==> 12-18 <==
==> flow/design.v <==
module adc_mul                   
(
    input  logic         clk_i,                                                
    input  logic         rst_i,                                                
    input  logic [11:0]  x_i,                                                  
    input  logic [11:0]  y_i,                                                  
    input  logic [11:0]  z_i,                                                  
    output logic [11:0]  fp_o                                                  
); 
    logic [31:0]    x_fp;                                                        
    logic [31:0]    y_fp;                                                        
    logic [31:0]    z_fp;                                                        
    logic [31:0]    mul_o_fp;                                                    
    logic [31:0]    div_o_fp;                                                    
    logic [31:0]    x_ffp;                                                       
    fixed_to_float converter1 (	
								.clk_i	    (clk_i) ,
								.rst_i	    (rst_i) ,
                                .fixed_in   (x_i)  ,
                                .float_out  (x_fp)  
                               );    
    fixed_to_float converter2 (
	 							.clk_i	    (clk_i) ,
								.rst_i	    (rst_i) ,
                                .fixed_in   (y_i)   ,
                                .float_out  (y_fp)  
                              );
    fixed_to_float converter3 (
	 							.clk_i      (clk_i) ,
								.rst_i		(rst_i) ,
                                .fixed_in   (z_i)   ,
                                .float_out  (z_fp)  
                              );
    qdiv_f div1 (
		.clk_i		    (clk_i)		    ,
		.rst_i			(rst_i)		    ,
        .a_i            (y_fp)          ,
        .b_i            (z_fp)          ,
        .result_o       (div_o_fp)
    );
    always_ff @( posedge clk_i or posedge rst_i ) begin 
        if(rst_i)begin
            x_ffp <= '0;
        end
        else  begin
            x_ffp <= x_fp;
        end
    end    
    qmul_f mul1 (
		.clk_i 	    	(clk_i)			,
		.rst_i   		(rst_i)		    ,
        .a_i            (x_ffp)         ,
        .b_i            (div_o_fp)      ,
        .result_o       (mul_o_fp)
    );
    float_to_fixed converter4 (	
								.clk_i 		    (clk_i)		     ,
								.rst_i			(rst_i)			 ,
                                .float_input    (mul_o_fp)       ,
                                .fixed_out      (fp_o)
                              );
endmodule
module fixed_to_float ( 
                            input  logic        clk_i       ,
                            input  logic        rst_i       ,
                            input  logic [11:0] fixed_in    ,                                    
                            output logic [31:0] float_out                                        
                      );
    logic [7:0]  exponent;                                                                       
    logic [22:0] mantissa;                                                                       
    logic [11:0] temp_fixed;                                                                     
    logic [4:0]  leading_zeros;                                                                  
    always_comb begin
        temp_fixed = 12'b0;         
        leading_zeros = 5'b0;
        exponent = 8'b0;
        mantissa = 23'b0;
        if (fixed_in == 12'b0) begin
            leading_zeros = 5'd12;                                                                 
        end else begin
    if (fixed_in[11:6] != 6'b000000) begin
        if (fixed_in[11:9] != 3'b000)
            leading_zeros = (fixed_in[11]) ? 5'd0 : (fixed_in[10]) ? 5'd1 : 5'd2;
        else
            leading_zeros = (fixed_in[8]) ? 5'd3 : (fixed_in[7]) ? 5'd4 : 5'd5;
    end else begin
        if (fixed_in[5:3] != 3'b000)
            leading_zeros = (fixed_in[5]) ? 5'd6 : (fixed_in[4]) ? 5'd7 : 5'd8;
        else
            leading_zeros = (fixed_in[2]) ? 5'd9 : (fixed_in[1]) ? 5'd10 : 5'd11;
    end
        end
        if (fixed_in != 0) begin
            exponent = 8'd127 + (5'd11 - leading_zeros);
            temp_fixed = fixed_in << leading_zeros;                                            
            mantissa = temp_fixed[10:0] << 23'd12;    
        end
    end
    always_ff @( posedge clk_i or posedge rst_i ) begin 
        if  (rst_i) begin
            float_out <= 32'b0;
        end
        else  begin
            float_out <=  {1'b0, exponent, mantissa};                                                   
        end
    end
endmodule
 module qdiv_f #(
    parameter I = 9,
    parameter F = 23,
    parameter bias = 8'd127
)
(
    input  logic             clk_i,
    input  logic             rst_i,
    input  logic [(I+F-1):0] a_i,                                                
    input  logic [(I+F-1):0] b_i,                                                
    output logic [(I+F-1):0] result_o                                            
);
    logic                 sign_a;
    logic   [(I-2):0]     exp_a;
    logic   [(F-1):0]     mant_a;
    logic   [F:0]         mant_a_extended;
    logic                 sign_b;
    logic   [(I-2):0]     exp_b;
    logic   [(F-1):0]     mant_b;
    logic   [F:0]         mant_b_extended;
    logic                 result_sign;
    logic   [(I-2):0]     exp_diff;
    logic   [(2*F)+1:0]   mant_quotient;                                         
    logic   [(F-1):0]     result_mant;
    logic   [(I-2):0]     result_exp;
    logic   [(I+F-1):0]   result;
    logic   [(I+F-1):0] zero_result, infinity_result, NaN;
    assign zero_result     = {result_sign, 31'b0};                               
    assign infinity_result = {result_sign, 8'b11111111, 23'b0};                  
    assign NaN             = 32'h7FC00000;                                       
    assign sign_a          = a_i[(I+F-1)];
    assign exp_a           = a_i[(I+F-2):F];
    assign mant_a          = a_i[(F-1):0];
    assign mant_a_extended = (exp_a == 0) ? {1'b0, mant_a} : {1'b1, mant_a};
    assign sign_b          = b_i[(I+F-1)];
    assign exp_b           = b_i[(I+F-2):F];
    assign mant_b          = b_i[(F-1):0];
    assign mant_b_extended = (exp_b == 0) ? {1'b0, mant_b} : {1'b1, mant_b};
    assign result_sign = sign_a ^ sign_b;
    always_comb begin
        exp_diff = '0;
        mant_quotient = '0;                                        
        result_mant = '0;
        result_exp = '0;
        if (exp_a == 0 && mant_a == 0 && exp_b == 0 && mant_b == 0) begin
            result = NaN;
        end else if (exp_a == 0 && mant_a == 0) begin
            result = zero_result;
        end else if (exp_b == 0 && mant_b == 0) begin
            result = infinity_result;
        end else if (exp_a == 8'b11111111 || exp_b == 8'b11111111) begin
            if (exp_a == 8'b11111111 && exp_b == 8'b11111111) begin
                result = NaN;                                                    
            end else begin
                result = infinity_result;                                        
            end
        end else begin
            exp_diff = exp_a - exp_b + bias;
            mant_quotient = {mant_a_extended, {(F+1){1'b0}}} / mant_b_extended;    
            if (mant_quotient[F+1]) begin
                result_mant = mant_quotient[F:1];                                
                result_exp = exp_diff;                                           
            end else begin
                result_mant = mant_quotient[F-1:0];                              
                result_exp = exp_diff - 8'd1;                                    
            end
            if (result_exp >= 8'b11111111) begin         
                result = infinity_result;                                        
            end else if (result_exp <= 0) begin     
                result = zero_result;                                            
            end else begin
                result = {result_sign, result_exp, result_mant};                 
            end
        end
    end
    always_ff @( posedge clk_i or posedge rst_i ) begin 
        if (rst_i) begin
            result_o    <=   '0;            
        end
        else begin
            result_o    <=   result;
        end
    end
endmodule
module qmul_f #(
    parameter I     = 9,                                                                                            
    parameter F     = 23,                                                                                           
    parameter bias  = 8'd127                                                                                           
)(
    input  logic             clk_i,                                                                                 
    input  logic             rst_i,
    input  logic [(I+F-1):0] a_i,                                                                                   
    input  logic [(I+F-1):0] b_i,                                                                                   
    output logic [(I+F-1):0] result_o                                                                               
);
    logic sign_a;
    logic [(I-2):0] exp_a;
    logic [(F-1):0] mant_a;
    logic [F:0]     mant_a_extended;
    logic sign_b;
    logic [(I-2):0] exp_b;
    logic [(F-1):0] mant_b;
    logic [F:0]     mant_b_extended;
    logic               result_sign;
    logic [(I-2):0]     exp_sum;                                                                                     
    logic [(F*2)+1:0]   mant_product;                                                                                
    logic [(F-1):0]     result_mant;
    logic [(I-2):0]     result_exp;
    logic [(I+F-1):0]   result;
    logic [(I+F-1):0] zero_result, infinity_result, NaN;
    assign zero_result     = {1'b0, {(I+F-1){1'b0}}};                                                                
    assign infinity_result = {1'b0, 8'b11111111, {F{1'b0}}};                                                        
    assign NaN             = {1'b0, 8'b11111111, 23'b10000000};                                                      
    assign sign_a          = a_i[(I+F-1)];
    assign exp_a           = a_i[(I+F-2):F];
    assign mant_a          = a_i[(F-1):0];
    assign mant_a_extended = (exp_a == 0) ? {1'b0, mant_a} : {1'b1, mant_a};                                         
    assign sign_b          = b_i[(I+F-1)];
    assign exp_b           = b_i[(I+F-2):F];
    assign mant_b          = b_i[(F-1):0];
    assign mant_b_extended = (exp_b == 0) ? {1'b0, mant_b} : {1'b1, mant_b};                                         
    assign result_sign = sign_a ^ sign_b;
    always_comb begin
        exp_sum = '0;
        mant_product = '0;
        result_mant = '0;
        result_exp = '0;
        if ((exp_a == 0 && mant_a == 0) || (exp_b == 0 && mant_b == 0)) begin
            result = zero_result;                                                                                    
        end 
        else if ((exp_a == 8'b11111111 && mant_a == 0) || (exp_b == 8'b11111111 && mant_b == 0)) begin
            result = infinity_result;                                                                                
        end 
        else if ((exp_a == 8'b11111111 && mant_a != 0) || (exp_b == 8'b11111111 && mant_b != 0)) begin
            result = NaN;                                                                                            
        end 
        else begin
            exp_sum = exp_a + exp_b - bias;
            mant_product = mant_a_extended * mant_b_extended;
            if (mant_product[(2*F) + 1]) begin
                result_mant = mant_product[(2*F):(F+1)];                                                               
                result_exp = exp_sum + 8'd1;                                                                            
            end 
            else begin
                result_mant = mant_product[(2*F)-1:F];                                                               
                result_exp = exp_sum;                                                                                
            end
            if (result_exp >= 8'b11111111) begin
                result = infinity_result;                                                                            
            end 
            else if (result_exp <= 0) begin
                result = zero_result;                                                                                
            end 
            else begin
                result = {result_sign, result_exp, result_mant};                                                     
            end
        end
    end
    always_ff @( posedge clk_i or posedge rst_i ) begin
        if (rst_i) 
            result_o    <=   '0;
        else
            result_o    <=   result;
    end 
endmodule
module float_to_fixed
(
    input   logic        clk_i,
    input   logic        rst_i,
    input   logic [31:0] float_input,                                                                         
    output  logic [11:0] fixed_out                                                                            
);
    logic        sign;
    logic [7:0]  exponent;
    logic [23:0] mantissa;
    logic [23:0] temp_fixed;                                                                                  
    logic [7:0]  exponent_bias;                                                                               
    logic [8:0]  actual_exponent;
    logic [11:0] fixed_output;
    always_comb begin
        actual_exponent = 9'b0;
        exponent_bias = 8'd127;
        sign        = float_input[31];                                                                      
        exponent    = float_input[30:23];
        mantissa    = {1'b1, float_input[22:0]};                                                              
        temp_fixed  = 24'b0;
        if (exponent < exponent_bias) begin
            fixed_output = 12'b0;
        end else if (exponent == 8'hFF) begin
            fixed_output = (float_input[22:0] == 23'b0) ? 12'b111111111111 : 12'b000000000000;                        
        end else begin
            actual_exponent = exponent - exponent_bias;
            if (actual_exponent < 0 && sign == 1'b1 ) begin                                                                   
                fixed_output = 12'b0;                                                                        
            end else if (actual_exponent >= 12) begin                                                        
                fixed_output    = 12'b111111111111;                                                             
            end else begin                                                                                   
                temp_fixed = mantissa >> (9'd23 - actual_exponent);                                          
                fixed_output = temp_fixed[11:0];                                                             
            end
        end
    end
    always_ff @( posedge clk_i or posedge rst_i ) begin
        if (rst_i) begin
            fixed_out     <=   12'b0;
        end
        else begin
            fixed_out     <=   fixed_output;
        end        
    end
endmodule
==> flow/run.sh <==
#!/bin/bash
# the make line also repeats each setting of config.mk as NAME=value (left out here)
make -C /OpenROAD-flow-scripts/flow DESIGN_CONFIG=/design/flow/config.mk WORK_HOME=/design/flow/orfs CLKGATE_MAP_FILE= finish
==> flow/config.mk <==
export PLATFORM = sky130hd
export DESIGN_NAME = adc_mul
export DESIGN_NICKNAME = adc_mul
export VERILOG_FILES = /design/flow/design.v
export SDC_FILE = /design/flow/constraint.sdc
export NUM_CORES = 4
export LEC_CHECK = 0
export ABC_AREA = 1
export CAP_MARGIN = 20
export CELL_PAD_IN_SITES_DETAIL_PLACEMENT = 0
export CORE_ASPECT_RATIO = 1.48
export CORE_MARGIN = 2
export CORE_UTILIZATION = 54
export GPL_TIMING_DRIVEN = 0
export PLACE_DENSITY_LB_ADDON = 0.06
export SETUP_SLACK_MARGIN = -2.0
export SLEW_MARGIN = 0
==> flow/constraint.sdc <==
create_clock -name core_clock -period 57.6 [get_ports {clk_i}]
set_input_delay 11.5200 -clock core_clock [delete_from_list [all_inputs] [get_ports {clk_i}]]
set_output_delay 11.5200 -clock core_clock [all_outputs]
set_load 0.01 [all_outputs]
==> inputs of 09-26, as changes to 12-18 <==
- CAP_MARGIN: 20 -> 15
- CELL_PAD_IN_SITES_DETAIL_PLACEMENT: 0 -> unset
- CORE_ASPECT_RATIO: 1.48 -> unset
- CORE_UTILIZATION: 54 -> 72
- CTS_CLUSTER_DIAMETER: unset -> 304
- CTS_CLUSTER_SIZE: unset -> 22
- GPL_TIMING_DRIVEN: 0 -> unset
- PLACE_DENSITY_LB_ADDON: 0.06 -> unset
- SETUP_SLACK_MARGIN: -2.0 -> unset
- SLEW_MARGIN: 0 -> 20
==> flow/constraint.sdc (replaced) <==
create_clock -name core_clock -period 80.5 [get_ports {clk_i}]
set_input_delay 16.1000 -clock core_clock [delete_from_list [all_inputs] [get_ports {clk_i}]]
set_output_delay 16.1000 -clock core_clock [all_outputs]
set_load 0.01 [all_outputs]
==> inputs of 11-22, as changes to 12-18 <==
- CELL_PAD_IN_SITES_DETAIL_PLACEMENT: 0 -> unset
- CORE_ASPECT_RATIO: 1.48 -> unset
- CORE_UTILIZATION: 54 -> 70
- CTS_CLUSTER_DIAMETER: unset -> 246
- CTS_CLUSTER_SIZE: unset -> 17
- GPL_TIMING_DRIVEN: 0 -> unset
- HOLD_SLACK_MARGIN: unset -> -0.08
- PLACE_DENSITY_LB_ADDON: 0.06 -> unset
- SETUP_SLACK_MARGIN: -2.0 -> unset
- SLEW_MARGIN: 0 -> 20
==> flow/constraint.sdc (replaced) <==
create_clock -name core_clock -period 59.0 [get_ports {clk_i}]
set_input_delay 11.8000 -clock core_clock [delete_from_list [all_inputs] [get_ports {clk_i}]]
set_output_delay 11.8000 -clock core_clock [all_outputs]
set_load 0.01 [all_outputs]
==> inputs of 02-17, as changes to 12-18 <==
- CELL_PAD_IN_SITES_DETAIL_PLACEMENT: 0 -> 1
- CELL_PAD_IN_SITES_GLOBAL_PLACEMENT: unset -> 3
- CORE_MARGIN: 2 -> 10
- CORE_UTILIZATION: 54 -> 18
==> run summary <==
Results of the implementation run.

The run finished, with violations left. The cell area after placement is 0.05701 sq mm. The maximum number of pins on one net before global-route repair is 91. The final critical-path setup slack came out at -12.51 ns. The run did not pass the layout checks because of setup timing.

The number of setup violations in the final report is 7. The timing report shows the most common cell along the critical path to be sky130_fd_sc_hd__buf_4.
-- figures above: 12-18

==> run summary <==
Results of the implementation run.

The maximum number of pins on one net before global-route repair is 77. Of all the cell area in the finished design, non-clock buffers hold 0.03093. The flow ran to the end and the layout has no timing, DRC or antenna violations.

The area fraction of the dominant cell type after synthesis came out at 0.1314. The most numerous cell type found on the critical path is sky130_fd_sc_hd__nand2_1. The capture point of the critical path is div1.result_o[0].

The final critical-path setup slack came out at 6.010 ns. The cell area after placement is 0.05438 sq mm.
-- figures above: 09-26

==> run summary <==
Results of the implementation run.

The timing report shows the most common cell along the critical path to be sky130_fd_sc_hd__nand2_2. The placement stage leaves a total instance area of 0.06055 sq mm. The number of setup violations in the final report came out at 7. The total number of warnings across the stage logs is 40. The final critical-path setup slack came out at -14.93 ns. The flow ran to the end, but the layout failed its checks. For the worst reg-to-reg path, the endpoint reported by OpenROAD is div1.result_o[0].

Entering global routing, the biggest net connects 104 pins. The checks that failed were setup timing.
-- figures above: 02-17

==> run summary <==
Main metrics from the flow reports.

The first error in the log reads "[ERROR DPL-0038] Utilization greater than 100%, impossible to legalize". The final weighted congestion in routability-driven placement came out at 1.037. The flow did not finish. The die width is 281.0 microns. The placed instances occupy a cell area of 0.07130 sq mm. The worst slack at placement came out at -10.70 ns. The yosys stat chip area came out at 0.05372 sq mm.

It got as far as clock tree synthesis and failed there.
-- figures above: 11-22

